==> wip/raven <==
// fir_7_7
module fir_7_7(
    input clk,
    input rst,
    input [7:0] weight_data,
    input [2:0] weight_idx,
    input weight_valid,
    output weight_ready,
    input [7:0] input_data,
    input input_valid,
    output input_ready,
    output [15:0] output_data,
    input output_ready,
    output output_valid 
    );
make LEC_CHECK=0 ABC_AREA=1 CAP_MARGIN=20 CORE_MARGIN=2 CORE_UTILIZATION=65 CTS_CLUSTER_DIAMETER=163 CTS_CLUSTER_SIZE=98 SLEW_MARGIN=20 finish   # period 9.52 ns
run.sh (not shown) runs the stock make flow with config.mk's settings and CLKGATE_MAP_FILE=.
==> wip/ember (differences from wip/raven) <==
--- a/flow/config.mk
+++ b/flow/config.mk
@@ -8,7 +8,8 @@
 export ABC_AREA = 1
 export CAP_MARGIN = 20
 export CORE_MARGIN = 2
-export CORE_UTILIZATION = 65
-export CTS_CLUSTER_DIAMETER = 163
-export CTS_CLUSTER_SIZE = 98
+export CORE_UTILIZATION = 72
+export CTS_CLUSTER_DIAMETER = 209
+export CTS_CLUSTER_SIZE = 99
 export SLEW_MARGIN = 20
+export TNS_END_PERCENT = 10
==> flow/constraint.sdc (replaced) <==
create_clock -name core_clock -period 4.87 [get_ports {clk}]
set_input_delay 0.9740 -clock core_clock [delete_from_list [all_inputs] [get_ports {clk}]]
set_output_delay 0.9740 -clock core_clock [all_outputs]
set_load 0.01 [all_outputs]
==> wip/garnet (differences from wip/raven) <==
==> flow/config.mk (replaced) <==
export PLATFORM = sky130hd
export DESIGN_NAME = fir_7_7
export DESIGN_NICKNAME = fir_7_7
export VERILOG_FILES = /design/flow/design.v
export SDC_FILE = /design/flow/constraint.sdc
export NUM_CORES = 4
export LEC_CHECK = 0
export CAP_MARGIN = 20
export CORE_MARGIN = 2
export CORE_UTILIZATION = 40
export SLEW_MARGIN = 20
==> flow/constraint.sdc (replaced) <==
create_clock -name core_clock -period 9.06 [get_ports {clk}]
set_input_delay 1.8120 -clock core_clock [delete_from_list [all_inputs] [get_ports {clk}]]
set_output_delay 1.8120 -clock core_clock [all_outputs]
set_load 0.01 [all_outputs]
==> wip/quartz (differences from wip/raven) <==
==> flow/config.mk (replaced) <==
export PLATFORM = sky130hd
export DESIGN_NAME = fir_7_7
export DESIGN_NICKNAME = fir_7_7
export VERILOG_FILES = /design/flow/design.v
export SDC_FILE = /design/flow/constraint.sdc
export NUM_CORES = 4
export LEC_CHECK = 0
export CAP_MARGIN = 20
export CORE_MARGIN = 2
export CORE_UTILIZATION = 9
export SLEW_MARGIN = 20
==> comparison <==
- Of wip/raven and wip/garnet, wip/raven has the higher global-route usage (gap 11 points).
- In critical path depth, wip/garnet and wip/quartz do not differ.
- Between wip/garnet and wip/quartz, the lower maximum frequency is in wip/garnet (gap about 0.65%, measured against wip/quartz).
- Combinational power, lowest first: wip/quartz, wip/garnet, wip/raven, wip/ember.
- Between wip/garnet and wip/raven, the lower sequential power is in wip/garnet (gap about 6%, measured against wip/raven).
- Between wip/quartz and wip/ember, the lower wire length is in wip/ember (gap about 0.6%, measured against wip/ember).
- Register-to-register slack: wip/quartz is higher than wip/garnet (0.51 ns).
- wip/quartz ran to the end with no violations. wip/raven finished with timing, DRC and antenna clean. wip/ember finished with negative setup slack left. wip/garnet ran to the end with no violations.
- Flip-flop count is the same in wip/garnet and wip/ember.
- Utilization: wip/ember > wip/raven > wip/garnet > wip/quartz.

* * *

==> exp/umber <==
==> flow/design.v <==
`timescale 1ns / 1ps
module fir_7_7(
    input clk,
    input rst,
    input [7:0] weight_data,
    input [2:0] weight_idx,
    input weight_valid,
    output weight_ready,
    input [7:0] input_data,
    input input_valid,
    output input_ready,
    output [15:0] output_data,
    input output_ready,
    output output_valid 
    );
    reg i_ready;
    reg w_ready;
    assign input_ready = i_ready;
    assign weight_ready = w_ready;
    wire [15:0] products [6:0];
    wire [15:0] sums [ 5:0];
    reg [7:0] inputs [6:0];
    reg [7:0] weights [6:0];
    reg [15:0] result;
    assign output_data = result;
    reg output_valid_delay;
    reg output_valid_r;
    assign output_valid = output_valid_r;
    always@(posedge clk)
    begin
        if(input_valid & input_ready)
            output_valid_delay <= 1;
        else
            output_valid_delay <= 0;
        output_valid_r <= output_valid_delay;
    end
    always@(posedge clk)
    begin
        if(rst)
        begin
            inputs[0] <= 0;
            inputs[1] <= 0;
            inputs[2] <= 0;
            inputs[3] <= 0;
            inputs[4] <= 0;
            inputs[5] <= 0;
            inputs[6] <= 0;
            weights[0] <= 0;
            weights[1] <= 0;
            weights[2] <= 0;
            weights[3] <= 0;
            weights[4] <= 0;
            weights[5] <= 0;
            weights[6] <= 0;
            result <= 0;
            i_ready <= 0;
            w_ready <= 0;
        end else begin
            i_ready <= 1;
            w_ready <= 1;
            if(weight_ready & weight_valid)begin
                weights[weight_idx] <= weight_data;
            end
            if(input_valid & input_ready)begin
                inputs[0] <= input_data;
                inputs[1] <= inputs[0];
                inputs[2] <= inputs[1];
                inputs[3] <= inputs[2];
                inputs[4] <= inputs[3];
                inputs[5] <= inputs[4];
                inputs[6] <= inputs[5];
            end
            if(output_valid & output_ready)begin
                result <= sums[5];
            end
        end
    end
    multiplier m0(inputs[0], weights[0], products[0]);
    multiplier m1(inputs[1], weights[1], products[1]);
    multiplier m2(inputs[2], weights[2], products[2]);
    multiplier m3(inputs[3], weights[3], products[3]);
    multiplier m4(inputs[4], weights[4], products[4]);
    multiplier m5(inputs[5], weights[5], products[5]);
    multiplier m6(inputs[6], weights[6], products[6]);
    adder a0(products[0], products[1], sums[0]);
    adder a1(products[2], products[3], sums[1]);
    adder a2(products[4], products[5], sums[2]);
    adder a3(products[6], sums[0], sums[3]);
    adder a4(sums[1], sums[2], sums[4]);
    adder a5(sums[3], sums[4], sums[5]);
endmodule
module adder(
    input [15:0] addend1,
    input [15:0] addend2,
    output [15:0] sum
    );
    assign sum = addend1 + addend2;
endmodule
module multiplier(
    input [7:0] weight_data,
    input [7:0] input_data,
    output [15:0] product
    );
    assign product = weight_data * input_data;
endmodule
==> flow/run.sh <==
#!/bin/bash
# the make line also repeats each setting of config.mk as NAME=value (left out here)
make -C /OpenROAD-flow-scripts/flow DESIGN_CONFIG=/design/flow/config.mk WORK_HOME=/design/flow/orfs CLKGATE_MAP_FILE= finish
==> flow/config.mk <==
export PLATFORM = sky130hd
export DESIGN_NAME = fir_7_7
export DESIGN_NICKNAME = fir_7_7
export VERILOG_FILES = /design/flow/design.v
export SDC_FILE = /design/flow/constraint.sdc
export NUM_CORES = 4
export LEC_CHECK = 0
export ABC_AREA = 1
export CAP_MARGIN = 30
export CORE_MARGIN = 2
export CORE_UTILIZATION = 72
export CTS_CLUSTER_DIAMETER = 319
export CTS_CLUSTER_SIZE = 13
export GPL_TIMING_DRIVEN = 1
export MAX_ROUTING_LAYER = met5
export PLACE_DENSITY_LB_ADDON = 0.01
export SETUP_SLACK_MARGIN = 1.08
export SLEW_MARGIN = 20
==> flow/constraint.sdc <==
create_clock -name core_clock -period 6.44 [get_ports {clk}]
set_input_delay 1.2880 -clock core_clock [delete_from_list [all_inputs] [get_ports {clk}]]
set_output_delay 1.2880 -clock core_clock [all_outputs]
set_load 0.01 [all_outputs]
==> exp/ember: changes against exp/umber <==
--- a/flow/config.mk
+++ b/flow/config.mk
@@ -10,9 +10,9 @@
 export CORE_MARGIN = 2
 export CORE_UTILIZATION = 72
 export CTS_CLUSTER_DIAMETER = 319
-export CTS_CLUSTER_SIZE = 13
 export GPL_TIMING_DRIVEN = 1
 export MAX_ROUTING_LAYER = met5
-export PLACE_DENSITY_LB_ADDON = 0.01
-export SETUP_SLACK_MARGIN = 1.08
+export MIN_ROUTING_LAYER = met2
+export PLACE_DENSITY = 0.92
+export SETUP_SLACK_MARGIN = 0.9
 export SLEW_MARGIN = 20
==> flow/constraint.sdc (replaced) <==
create_clock -name core_clock -period 5.7 [get_ports {clk}]
set_input_delay 1.1400 -clock core_clock [delete_from_list [all_inputs] [get_ports {clk}]]
set_output_delay 1.1400 -clock core_clock [all_outputs]
set_load 0.01 [all_outputs]
==> exp/amber: changes against exp/umber <==
==> flow/config.mk (replaced) <==
export PLATFORM = sky130hd
export DESIGN_NAME = fir_7_7
export DESIGN_NICKNAME = fir_7_7
export VERILOG_FILES = /design/flow/design.v
export SDC_FILE = /design/flow/constraint.sdc
export NUM_CORES = 4
export LEC_CHECK = 0
export CAP_MARGIN = 40
export CORE_MARGIN = 2
export CORE_UTILIZATION = 72
export CTS_CLUSTER_DIAMETER = 59
export SETUP_SLACK_MARGIN = -0.34
export SLEW_MARGIN = 20
==> flow/constraint.sdc (replaced) <==
create_clock -name core_clock -period 5.05 [get_ports {clk}]
set_input_delay 1.0100 -clock core_clock [delete_from_list [all_inputs] [get_ports {clk}]]
set_output_delay 1.0100 -clock core_clock [all_outputs]
set_load 0.01 [all_outputs]
==> exp/maple: changes against exp/umber <==
==> flow/config.mk (replaced) <==
export PLATFORM = sky130hd
export DESIGN_NAME = fir_7_7
export DESIGN_NICKNAME = fir_7_7
export VERILOG_FILES = /design/flow/design.v
export SDC_FILE = /design/flow/constraint.sdc
export NUM_CORES = 4
export LEC_CHECK = 0
export CAP_MARGIN = 20
export CORE_MARGIN = 2
export CORE_UTILIZATION = 40
export SLEW_MARGIN = 20
==> flow/constraint.sdc (replaced) <==
create_clock -name core_clock -period 8.0 [get_ports {clk}]
set_input_delay 1.6000 -clock core_clock [delete_from_list [all_inputs] [get_ports {clk}]]
set_output_delay 1.6000 -clock core_clock [all_outputs]
set_load 0.01 [all_outputs]
==> comparison table <==
Setup WS post-layout: exp/umber -0.456 ns; exp/maple 0.564 ns; exp/ember -; exp/amber -2.14 ns
Kind of end point of the critical path: exp/umber flip-flop; exp/maple flip-flop; exp/ember -; exp/amber flip-flop
Capture point of the critical path: exp/umber result[14]$_SDFFE_PP0P_; exp/maple result[14]$_SDFFE_PP0P_; exp/ember -; exp/amber result[15]$_SDFFE_PP0P_
Floorplan Nets: exp/umber 3200; exp/maple 2721; exp/ember 3200; exp/amber 2721
Count of vias placed by the detailed router: exp/umber 16900; exp/maple 13600; exp/ember -; exp/amber 15400
Clock Skews: exp/umber 0.0142 ns; exp/maple 0.0130 ns; exp/ember -; exp/amber 0.0122 ns
Highest metal layer with signal wires: exp/umber met4; exp/maple met4; exp/ember -; exp/amber met4
Number of combinational gates with multiple inputs: exp/umber 1480; exp/maple 1403; exp/ember -; exp/amber 1403
RR Startpoint: exp/umber weights[3][4]$_SDFFCE_PN0P_; exp/maple inputs[6][4]$_SDFFE_PP0P_; exp/ember -; exp/amber weights[1][4]$_SDFFCE_PN0P_
Comb pwr share: exp/umber 0.642; exp/maple 0.100; exp/ember -; exp/amber 0.136
Startpoint Class: exp/umber flip-flop; exp/maple flip-flop; exp/ember -; exp/amber flip-flop
Clk pwr: exp/umber 1.01 mW; exp/maple 860 uW; exp/ember -; exp/amber 1.33 mW
Run status: exp/umber complete, but fails checks; exp/maple finished clean; exp/ember did not finish; exp/amber complete, but fails checks
Stage where the flow stopped: exp/umber -; exp/maple -; exp/ember global routing; exp/amber -
Violated checks: exp/umber setup timing; exp/maple -; exp/ember -; exp/amber setup timing
Power is estimated from default activity; no workload was simulated.
